==> job 5817: inputs <==
==> flow/design.v <==
module uart_rx
  #(parameter CLKS_PER_BIT = 104)
  (
   input        i_Clock,
   input        i_Rst,
   input        i_Rx_Serial,
   output reg [15:0] o_Rx_Byte,
  output reg square_wave,
  output reg pin1,
  output  reg pin2
  );
  parameter s_IDLE         = 3'b000;
  parameter s_RX_START_BIT = 3'b001;
  parameter s_RX_DATA_BITS = 3'b010;
  parameter s_RX_STOP_BIT  = 3'b011;
  parameter s_CLEANUP      = 3'b100;
  reg  [7:0] data_check;
  reg [7:0] first_8bit;
  reg [7:0] second_8bit;
  reg           r_Rx_Data_R;
  reg           r_Rx_Data;
  reg [15:0]     r_Clock_Count;
  reg [4:0]     r_Bit_Index;  
  reg [15:0]     r_Rx_Byte;
  reg [2:0]     r_SM_Main;
wire [60:0] distZ = 61'hFFFFFFFFFFFFFF;
reg [23:0] counter;
reg toggle;
reg toggle_n;
wire [23:0] store;
wire [15:0] distA;
reg [15:0] distB;
reg stop;
reg [15:0] rpm;
assign distA =40*distZ;
assign store = (rpm == 16'd0) ? 24'hFFFFFF : (18 * 100000)/ rpm;
  always @(posedge i_Clock)
    begin
    if (i_Rst)
    begin
      r_Rx_Data_R <= 1'b1;
      r_Rx_Data   <= 1'b1;
      o_Rx_Byte   <= 16'd0;
      rpm         <= 16'd0;
      counter     <= 24'd0;
      toggle      <= 1'b1;
      distB       <= 16'd0;
      stop        <= 1'b0;
      square_wave <= 1'b1;
      pin1        <= 1'b0;
      pin2        <= 1'b0;
    end
    else
    begin
      r_Rx_Data_R <= i_Rx_Serial;
      r_Rx_Data   <= i_Rx_Serial;
     o_Rx_Byte[15:8] <= second_8bit;
     o_Rx_Byte[7:0] <= first_8bit;
     rpm <= {second_8bit, first_8bit};
toggle_n = toggle;
if (stop==0)
begin
counter <= counter + 1;
if (counter >= store )
begin
toggle_n = ~toggle;
toggle <= toggle_n;
counter<=0;
if (second_8bit[7] == 0)
begin
pin1 <= 0;
pin2 <= 1;
end
else
begin
pin1 <= 1;
pin2 <= 0;
end
if (toggle_n==0)
begin
distB <= distB +1;
end
end
if (distB ==distA)
begin
stop <= 1;
end
else
begin
square_wave <= toggle_n;
end
end
end
end
always @(posedge i_Clock)
begin
    if (i_Rst)
    begin
      r_SM_Main     <= s_IDLE;
      r_Clock_Count <= 16'd0;
      r_Bit_Index   <= 5'd0;
      r_Rx_Byte     <= 16'd0;
      data_check    <= 8'h00;
      first_8bit    <= 8'h00;
      second_8bit   <= 8'h00;
    end
    else
      case (r_SM_Main)
        s_IDLE :
          begin
            r_Clock_Count <= 0;
            r_Bit_Index   <= 0;
            if (r_Rx_Data == 1'b0)           
              r_SM_Main <= s_RX_START_BIT;
            else
              r_SM_Main <= s_IDLE;
          end
        s_RX_START_BIT :
          begin
            if (r_Clock_Count == (CLKS_PER_BIT-1)/2)
              begin
                if (r_Rx_Data == 1'b0)
                  begin
                    r_Clock_Count <= 0;   
                    r_SM_Main     <= s_RX_DATA_BITS;
                  end
                else
                  r_SM_Main <= s_IDLE;
              end
            else
              begin
                r_Clock_Count <= r_Clock_Count + 1;
                r_SM_Main     <= s_RX_START_BIT;
              end
          end  
        s_RX_DATA_BITS :
          begin
            if (r_Clock_Count < CLKS_PER_BIT-1)
              begin
                r_Clock_Count <= r_Clock_Count + 1;
                r_SM_Main     <= s_RX_DATA_BITS;
              end
            else
              begin
                r_Clock_Count          <= 0;
                r_Rx_Byte[r_Bit_Index] <= r_Rx_Data;
                if (r_Bit_Index < 8)
                  begin
                    r_Bit_Index <= r_Bit_Index + 1;
                    r_SM_Main   <= s_RX_DATA_BITS;
                  end
                else
                  begin
						 if (data_check == 8'h01)
						 begin
                   first_8bit <= r_Rx_Byte[7:0];
						 data_check <= 8'h00;
						 end
						 if (data_check == 8'h00)
						 begin
					second_8bit <= r_Rx_Byte[7:0];
						 data_check <= 8'h01;
						 end
                    r_Bit_Index <= 0;
                    r_SM_Main   <= s_RX_STOP_BIT;
                  end
              end
          end  
        s_RX_STOP_BIT :
          begin
            if (r_Clock_Count < CLKS_PER_BIT-1)
              begin
                r_Clock_Count <= r_Clock_Count + 1;
                r_SM_Main     <= s_RX_STOP_BIT;
              end
            else
              begin
                r_Clock_Count <= 0;
                r_SM_Main     <= s_CLEANUP;
              end
          end  
        s_CLEANUP :
          begin
            r_SM_Main <= s_IDLE;
          end
        default :
          r_SM_Main <= s_IDLE;
      endcase
    end
endmodule  
==> flow/run.sh <==
#!/bin/bash
# the make line also repeats each setting of config.mk as NAME=value (left out here)
make -C /OpenROAD-flow-scripts/flow DESIGN_CONFIG=/design/flow/config.mk WORK_HOME=/design/flow/orfs CLKGATE_MAP_FILE= finish
==> flow/config.mk <==
export PLATFORM = sky130hd
export DESIGN_NAME = uart_rx
export DESIGN_NICKNAME = uart_rx
export VERILOG_FILES = /design/flow/design.v
export SDC_FILE = /design/flow/constraint.sdc
export NUM_CORES = 4
export LEC_CHECK = 0
export ABC_AREA = 0
export CAP_MARGIN = 5
export CELL_PAD_IN_SITES_DETAIL_PLACEMENT = 0
export CELL_PAD_IN_SITES_GLOBAL_PLACEMENT = 3
export CORE_ASPECT_RATIO = 0.78
export CORE_MARGIN = 3
export CORE_UTILIZATION = 25
export CTS_CLUSTER_DIAMETER = 277
export CTS_CLUSTER_SIZE = 59
export GPL_ROUTABILITY_DRIVEN = 0
export GPL_TIMING_DRIVEN = 1
export MAX_ROUTING_LAYER = met4
export MIN_ROUTING_LAYER = met2
export PLACE_DENSITY_LB_ADDON = 0.17
export SETUP_SLACK_MARGIN = 5.0
export SLEW_MARGIN = 20
==> flow/constraint.sdc <==
create_clock -name core_clock -period 93.5 [get_ports {i_Clock}]
set_input_delay 18.7000 -clock core_clock [delete_from_list [all_inputs] [get_ports {i_Clock}]]
set_output_delay 18.7000 -clock core_clock [all_outputs]
set_load 0.01 [all_outputs]
==> inputs of job 5472, as changes to job 5817 <==
==> flow/config.mk (replaced) <==
export PLATFORM = sky130hd
export DESIGN_NAME = uart_rx
export DESIGN_NICKNAME = uart_rx
export VERILOG_FILES = /design/flow/design.v
export SDC_FILE = /design/flow/constraint.sdc
export NUM_CORES = 4
export LEC_CHECK = 0
export CAP_MARGIN = 20
export CORE_ASPECT_RATIO = 1.84
export CORE_MARGIN = 10
export CORE_UTILIZATION = 54
export SLEW_MARGIN = 20
==> flow/constraint.sdc (replaced) <==
create_clock -name core_clock -period 100.0 [get_ports {i_Clock}]
set_input_delay 20.0000 -clock core_clock [delete_from_list [all_inputs] [get_ports {i_Clock}]]
set_output_delay 20.0000 -clock core_clock [all_outputs]
set_load 0.01 [all_outputs]
==> results <==
|  | job 5817 | job 5472 |
|---|---|---|
| Outcome | complete, no violations | complete, no violations |
| Detailed Route WL | 130000 um | 108000 um |
| Reg-to-reg critical path endpoint | distB[11] | distB[15] |
| Non-filler instance count after layout | 6011 | 5015 |
| Chip height | 312 um | 340 um |
| Met3 global-route usage | 49.9% | 3.05% |
| Non-clock buffer count | 192 | 72 |
| Combined global-route utilization of all metal layers | 31.7% | 31.1% |
| Final setup skew | 18.5 ps | 13.8 ps |
| Met2 capacity usage during global routing | 32.0% | 58.4% |
| Number of warnings in the stage logs | 32 | 34 |
| Worst hold slack | 433 ps | 420 ps |
| Arr. time, crit path | 83010 ps | 91850 ps |
| DRC marker count from the first detailed-route iteration | 6377 | 1893 |
